== run 1 ==
// rv32i_core
module rv32i_core #(parameter XLEN=32, REG_COUNT=32)(
  input wire clk,
  input wire rst,
  input wire [31:0] instr,
  input wire [31:0] mem_rdata,
  output reg signed [31:0] pc,
  output wire [31:0] mem_addr,
  output wire [31:0] mem_wdata,
  output wire mem_we
);
  reg [31:0] instr_reg;
  reg [31:0] pc_reg;
  wire [6:0] opcode = instr_reg[6:0];
  wire [4:0] rd     = instr_reg[11:7];
  wire [2:0] funct3 = instr_reg[14:12];
  wire [4:0] rs1    = instr_reg[19:15];
  wire [4:0] rs2    = instr_reg[24:20];
  wire [6:0] funct7 = instr_reg[31:25];
  wire signed [31:0] imm_i = $signed({{20{instr_reg[31]}}, instr_reg[31:20]});
  wire signed [31:0] imm_s = $signed({{20{instr_reg[31]}}, instr_reg[31:25], instr_reg[11:7]});
  wire signed [31:0] imm_b = $signed({{19{instr_reg[31]}}, instr_reg[31], instr_reg[7], instr_reg[30:25], instr_reg[11:8], 1'b0});
  wire [31:0]         imm_u = {instr_reg[31:12], 12'b0};
  wire signed [31:0] imm_j = $signed({{11{instr_reg[31]}}, instr_reg[31], instr_reg[19:12], instr_reg[20], instr_reg[30:21], 1'b0});
  wire [31:0] reg_rdata1, reg_rdata2;
  wire [31:0] writeback_data;
  wire writeback_en;
  reg_file regfile (
    .clk(clk),
    .rs1(rs1),
    .rs2(rs2),
    .rd(rd),
    .we(writeback_en),
    .wd(writeback_data),
    .rd1(reg_rdata1),
    .rd2(reg_rdata2)
  );
  wire [31:0] alu_operand_b = (opcode == 7'b0010011 || opcode == 7'b0000011 || opcode == 7'b1100111) ? imm_i :
                              (opcode == 7'b0100011) ? imm_s :
                              reg_rdata2;
  wire [31:0] alu_result;
  alu alu_inst (
    .a(reg_rdata1),
    .b(alu_operand_b),
    .funct3(funct3),
    .funct7(funct7),
    .opcode(opcode),
    .result(alu_result)
  );
  assign writeback_en = (opcode == 7'b0010011 ||   
                         opcode == 7'b0110011 ||   
                         opcode == 7'b0000011 ||   
                         opcode == 7'b1101111 ||   
                         opcode == 7'b1100111 ||   
                         opcode == 7'b0010111 ||   
                         opcode == 7'b0110111);    
  assign writeback_data = (opcode == 7'b0000011) ? mem_rdata :
                          (opcode == 7'b1101111 || opcode == 7'b1100111) ? pc_reg + 4 :
  ...
Size: ~1200 flip-flops, roughly 160 I/O pins, about 0.069 sq mm of cells after synthesis.
export LEC_CHECK = 0
export CAP_MARGIN = 20
export CORE_MARGIN = 2
export CORE_UTILIZATION = 52
export PLACE_DENSITY = 0.42
export SLEW_MARGIN = 20
create_clock -name core_clock -period 5.64 [get_ports {clk}]
run.sh (not shown) runs the stock make flow with config.mk's settings and CLKGATE_MAP_FILE=.
Although run 1 finished all stages, its layout failed final checks on negative setup slack.
## Diff of input files: run 2 against run 1
Settings: SETUP_SLACK_MARGIN: unset -> -0.4; CORE_UTILIZATION: 52 -> 70; MIN_ROUTING_LAYER: unset -> met1; CELL_PAD_IN_SITES_DETAIL_PLACEMENT: unset -> 0; PLACE_DENSITY: 0.42 -> unset; TNS_END_PERCENT: unset -> 85; the clock period (ns, I/O delays scaled along): 5.64 -> 5.99.
==> results <==
Run 2 never completed, since it errored out during 5_1_grt. Run 1 → run 2: number of standard cells reported by yosys level, setup slack at placement went down 0.60 ns, post-synthesis share of cell area spent on and-or and or-and gates neither gained nor lost much, die area fell by about 25%. Going from run 1 to run 2, post-place instance area shrank by a few percent. From run 1 to run 2, fraction of the yosys area taken by sequential cells did not move at all. Post-detailed-placement half-perimeter wirelength: run 2 vs run 1 down 2.5%. Relative to run 1, the die extent in x measured on run 2 has decreased by more than 10%. Number of cells upsized or downsized after cts (lower): run 2. NOTE: number of clock buffers inserted by TritonCTS in run 2 falls short of that of run 1.
Relative to run 2, the following input files were edited for run 3:
Settings: clearing SETUP_SLACK_MARGIN, which used to be -0.4; swapping met1 for met2 in MIN_ROUTING_LAYER; putting CELL_PAD_IN_SITES_GLOBAL_PLACEMENT at 3 where nothing was set; swapping 70 for 45 in CORE_UTILIZATION; swapping 0 for 1 in CELL_PAD_IN_SITES_DETAIL_PLACEMENT; clearing TNS_END_PERCENT, which used to be 85; swapping 5.99 for 9.0 in the clock period (ns, I/O delays scaled along).
### Flow results
As for a clean layout from run 3 and run 2, there is none.
Changes observed in run 3 relative to run 2: final RePlAce weighted congestion grew by 2.8%, detailed placer's ending HPWL grew by 35000 microns, die area grew by 0.056 sq mm.
> inputs changed (run 3 -> run 4)
Settings: CELL_PAD_IN_SITES_DETAIL_PLACEMENT no longer set, was 1; CORE_UTILIZATION now 59, was 45; CELL_PAD_IN_SITES_GLOBAL_PLACEMENT no longer set, was 3; MIN_ROUTING_LAYER no longer set, was met2; the clock period (ns, I/O delays scaled along) now 6.0, was 9.0.
==> results <==
The flow ran to completion for all of run 3 and run 4 but run 3, which stopped partway. What ended run 3 was a tool error in 5_1_grt; the run never finished. In run 4 the implementation ran to completion but is not tape-out ready, as the final checks report negative setup slack. Delta (run 4 minus run 3): core area moved down, fraction of the mapped netlist area in simple logic gates level. Run 4 vs. run 3: synthesized instance count essentially unchanged; horizontal extent of the die went down. Height of the chip in run 4 vs run 3: down 13%.


== lane 5 ==
rv32i_core again, from the RTL that the note above started with.
==> flow/design.v (excerpt) <==
module rv32i_core #(parameter XLEN=32, REG_COUNT=32)(
  input wire clk,
  input wire rst,
  input wire [31:0] instr,
  input wire [31:0] mem_rdata,
  output reg signed [31:0] pc,
  output wire [31:0] mem_addr,
  output wire [31:0] mem_wdata,
  output wire mem_we
);
  reg [31:0] instr_reg;
  reg [31:0] pc_reg;
  wire [6:0] opcode = instr_reg[6:0];
  wire [4:0] rd     = instr_reg[11:7];
  wire [2:0] funct3 = instr_reg[14:12];
  wire [4:0] rs1    = instr_reg[19:15];
  wire [4:0] rs2    = instr_reg[24:20];
  wire [6:0] funct7 = instr_reg[31:25];
  wire signed [31:0] imm_i = $signed({{20{instr_reg[31]}}, instr_reg[31:20]});
  wire signed [31:0] imm_s = $signed({{20{instr_reg[31]}}, instr_reg[31:25], instr_reg[11:7]});
  wire signed [31:0] imm_b = $signed({{19{instr_reg[31]}}, instr_reg[31], instr_reg[7], instr_reg[30:25], instr_reg[11:8], 1'b0});
  wire [31:0]         imm_u = {instr_reg[31:12], 12'b0};
  wire signed [31:0] imm_j = $signed({{11{instr_reg[31]}}, instr_reg[31], instr_reg[19:12], instr_reg[20], instr_reg[30:21], 1'b0});
  wire [31:0] reg_rdata1, reg_rdata2;
  wire [31:0] writeback_data;
  wire writeback_en;
  reg_file regfile (
    .clk(clk),
    .rs1(rs1),
    .rs2(rs2),
    .rd(rd),
    .we(writeback_en),
    .wd(writeback_data),
    .rd1(reg_rdata1),
    .rd2(reg_rdata2)
  );
  wire [31:0] alu_operand_b = (opcode == 7'b0010011 || opcode == 7'b0000011 || opcode == 7'b1100111) ? imm_i :
                              (opcode == 7'b0100011) ? imm_s :
                              reg_rdata2;
  wire [31:0] alu_result;
  alu alu_inst (
    .a(reg_rdata1),
    .b(alu_operand_b),
    .funct3(funct3),
    .funct7(funct7),
    .opcode(opcode),
    .result(alu_result)
  );
  assign writeback_en = (opcode == 7'b0010011 ||   
                         opcode == 7'b0110011 ||   
                         opcode == 7'b0000011 ||   
                         opcode == 7'b1101111 ||   
                         opcode == 7'b1100111 ||   
                         opcode == 7'b0010111 ||   
                         opcode == 7'b0110111);    
  assign writeback_data = (opcode == 7'b0000011) ? mem_rdata :
                          (opcode == 7'b1101111 || opcode == 7'b1100111) ? pc_reg + 4 :
                          (opcode == 7'b0010111 || opcode == 7'b0110111) ? imm_u :
  ...
Settings: LEC_CHECK=0, CAP_MARGIN=20, CELL_PAD_IN_SITES_DETAIL_PLACEMENT=0, CORE_MARGIN=2, CORE_UTILIZATION=66, MIN_ROUTING_LAYER=met1, SETUP_SLACK_MARGIN=-0.4, SLEW_MARGIN=20, TNS_END_PERCENT=85; clock period 5.24 ns.
Lane 5 did not finish: a tool error stopped it during global routing.
Here is what was changed in the inputs of lane 2 compared with lane 5.
- changing TNS_END_PERCENT from 85 to 60
- changing CELL_PAD_IN_SITES_DETAIL_PLACEMENT from 0 to 2
- setting GPL_TIMING_DRIVEN to 0 for the first time
- changing CORE_MARGIN from 2 to 6
- changing CORE_UTILIZATION from 66 to 56
- changing SETUP_SLACK_MARGIN from -0.4 to 1.29
- setting CORE_ASPECT_RATIO to 0.66 for the first time
- setting HOLD_SLACK_MARGIN to 0.28 for the first time
- setting MAX_ROUTING_LAYER to met5 for the first time
- setting CTS_CLUSTER_SIZE to 95 for the first time
- setting PLACE_DENSITY to 0.68 for the first time
- setting ABC_AREA to 1 for the first time
- setting GPL_ROUTABILITY_DRIVEN to 0 for the first time
- changing the clock period (ns, I/O delays scaled along) from 5.24 to 14.5
Results
Lane 2 did not finish: a tool error stopped it during detailed placement. For boundary pin count, lane 2 and lane 5 come out practically identical. Lane 2 and lane 5 ended up with roughly the same synthesized-area fraction occupied by adder cells. Relative to lane 5, die size has gone up in lane 2. Lane 5 has a lower summed instance area of the synthesized netlist than lane 2. Summary of the comparison: share of synthesized cell area in and, or, nand and nor gates is higher in lane 2, relative to lane 5.


## run A
rv32i_core again, from the RTL that the note above started with.
make LEC_CHECK=0 CAP_MARGIN=20 CORE_MARGIN=2 CORE_UTILIZATION=52 SLEW_MARGIN=20 finish   # period 8.68 ns
> inputs changed (run A -> run B)
- setting CTS_CLUSTER_SIZE to 40 for the first time
- changing CORE_UTILIZATION from 52 to 66
- changing the clock period (ns, I/O delays scaled along) from 8.68 to 5.18
- Run B did not finish; a tool error ended it in global routing.
- In run B relative to run A, cell count after placement had gone up by a few percent.
- Compare run B and run A | weighted congestion at the end of routability-driven global placement lower: run A
- Diff run B and run A: number of buffers inserted by post-CTS setup repair higher in run B
- Comparing run B with run A, the area fraction in mux cells came out essentially unchanged.
- In run B, count of instances resized after the clock tree is built is higher than in run A.
- Die size: run B better than run A
- Taking run A as the reference, in run B die height now smaller, area of the core went down, pre-CTS setup slack shrank by 2050 ps, half-perimeter wire length after placement +13%, async set or reset register ratio after synthesis flat.
What run C does differently from run B at the input level:
- changing CORE_MARGIN from 2 to 4
- changing CTS_CLUSTER_SIZE from 40 to 95
- changing CORE_UTILIZATION from 66 to 40
- changing the clock period (ns, I/O delays scaled along) from 5.18 to 9.0
--- outcome ---
Having completed the whole flow, run C delivered a layout that passed the timing, DRC and antenna checks.
Comparing run C against run B, there is no change at all in async set-or-reset flop fraction in the synthesized netlist.
Re instance count of the mapped netlist: no difference whatsoever between run C and run B.
Area of the mapped netlist: run B vs run C identical
Looking at worst slack at placement across both flows, run C is the stronger of the two, with run B trailing.
[run C vs run B] number of cells upsized or downsized after cts: lower in run C
Taking run B as the reference, in run C final weighted congestion of routability-driven global placement shrank by 12%, chip height now sits higher, area of the core shows an increase of 68,000 sq um, placed wire-length estimate after detailed placement dropped 11%.
Edits applied to the flow inputs when going from run C to run D:
- CORE_MARGIN: 4 -> 2
- CTS_CLUSTER_SIZE: 95 -> unset
- CORE_UTILIZATION: 40 -> 45
- the clock period (ns, I/O delays scaled along): 9.0 -> 8.68
## What came out
Across run C and run D, none had a timing, DRC or antenna violation.
Async set or reset register ratio after synthesis: run D vs run C — no meaningful difference
Compared to run C, run D has global-route usage 6.0 points higher.
Going from run C to run D, post-detailed-route wirelength per cell went up 5.7%; final instance count without filler cells fell 237; final worst-path setup slack lost 250 ps; area growth from synthesis to layout level.
From run C to run D the numbers moved as follows: total wire length after detailed routing climbed 2.7%; power density over the cells climbed 8.6 nW/um^2; synthesized area barely changed.
[inputs] run E vs run D
- CORE_UTILIZATION now 58, was 45
- the clock period (ns, I/O delays scaled along) now 6.19, was 8.68
==> comparison <==
- Run E finished every stage; the final checks, however, were not passed, the failures being setup timing.
- instr_reg[15] as the worst setup path startpoint was reported by run E, and instr_reg[17] by run D.
- Going from run D to run E, the first-iteration DRC count was found to have gone up by 24%.
- Compared to run D, run E has global-route usage 10 points higher.
- Between run E and run D, the detailed-route DRC error count figures differ only marginally.
- The wire length in run E was lower than what run D gave.
- Per the comparison of run E with run D, maximum frequency rose 39 MHz; length in cells of the worst reg-to-reg path rose 3.
- For hold slack, run E and run D come out practically identical.


rv32i_core again, from the RTL that the note above started with.
Settings: LEC_CHECK=0, CAP_MARGIN=20, CORE_MARGIN=2, CORE_UTILIZATION=45, SLEW_MARGIN=20; clock period 9.0 ns.
==> next run, changes <==
--- a/flow/config.mk
+++ b/flow/config.mk
@@ -7,0 +8 @@
+export ABC_AREA = 1
@@ -8,0 +10 @@
+export CELL_PAD_IN_SITES_DETAIL_PLACEMENT = 0
@@ -10 +12,6 @@
-export CORE_UTILIZATION = 45
+export CORE_UTILIZATION = 70
+export CTS_CLUSTER_DIAMETER = 345
+export CTS_CLUSTER_SIZE = 65
+export MIN_ROUTING_LAYER = met1
+export PLACE_DENSITY = 0.64
+export SETUP_SLACK_MARGIN = -0.4
@@ -11,0 +19 @@
+export TNS_END_PERCENT = 85
==> flow/constraint.sdc (replaced) <==
create_clock -name core_clock -period 4.57 [get_ports {clk}]
set_input_delay 0.9140 -clock core_clock [delete_from_list [all_inputs] [get_ports {clk}]]
set_output_delay 0.9140 -clock core_clock [all_outputs]
set_load 0.01 [all_outputs]
After rerunning: This time the run stopped in 5_1_grt with GRT-0232; synthesized cell count climbs by 51%; die area drops by 33%; area after synthesis climbs by 3.7%.
==> next run, changes <==
--- a/flow/config.mk
+++ b/flow/config.mk
@@ -8 +7,0 @@
-export ABC_AREA = 1
@@ -12,3 +11 @@
-export CORE_UTILIZATION = 70
-export CTS_CLUSTER_DIAMETER = 345
-export CTS_CLUSTER_SIZE = 65
+export CORE_UTILIZATION = 58
@@ -16 +12,0 @@
-export PLACE_DENSITY = 0.64
@@ -19 +15 @@
-export TNS_END_PERCENT = 85
+export TNS_END_PERCENT = 5
==> flow/constraint.sdc (replaced) <==
create_clock -name core_clock -period 5.24 [get_ports {clk}]
set_input_delay 1.0480 -clock core_clock [delete_from_list [all_inputs] [get_ports {clk}]]
set_output_delay 1.0480 -clock core_clock [all_outputs]
set_load 0.01 [all_outputs]
After rerunning: The new run ran to the end with violations: negative setup slack. Synthesized area is lower by 3.5%. Synthesized cell count goes down by about 34%. Die area rose by 16%.
Power is estimated from default activity; no workload was simulated.
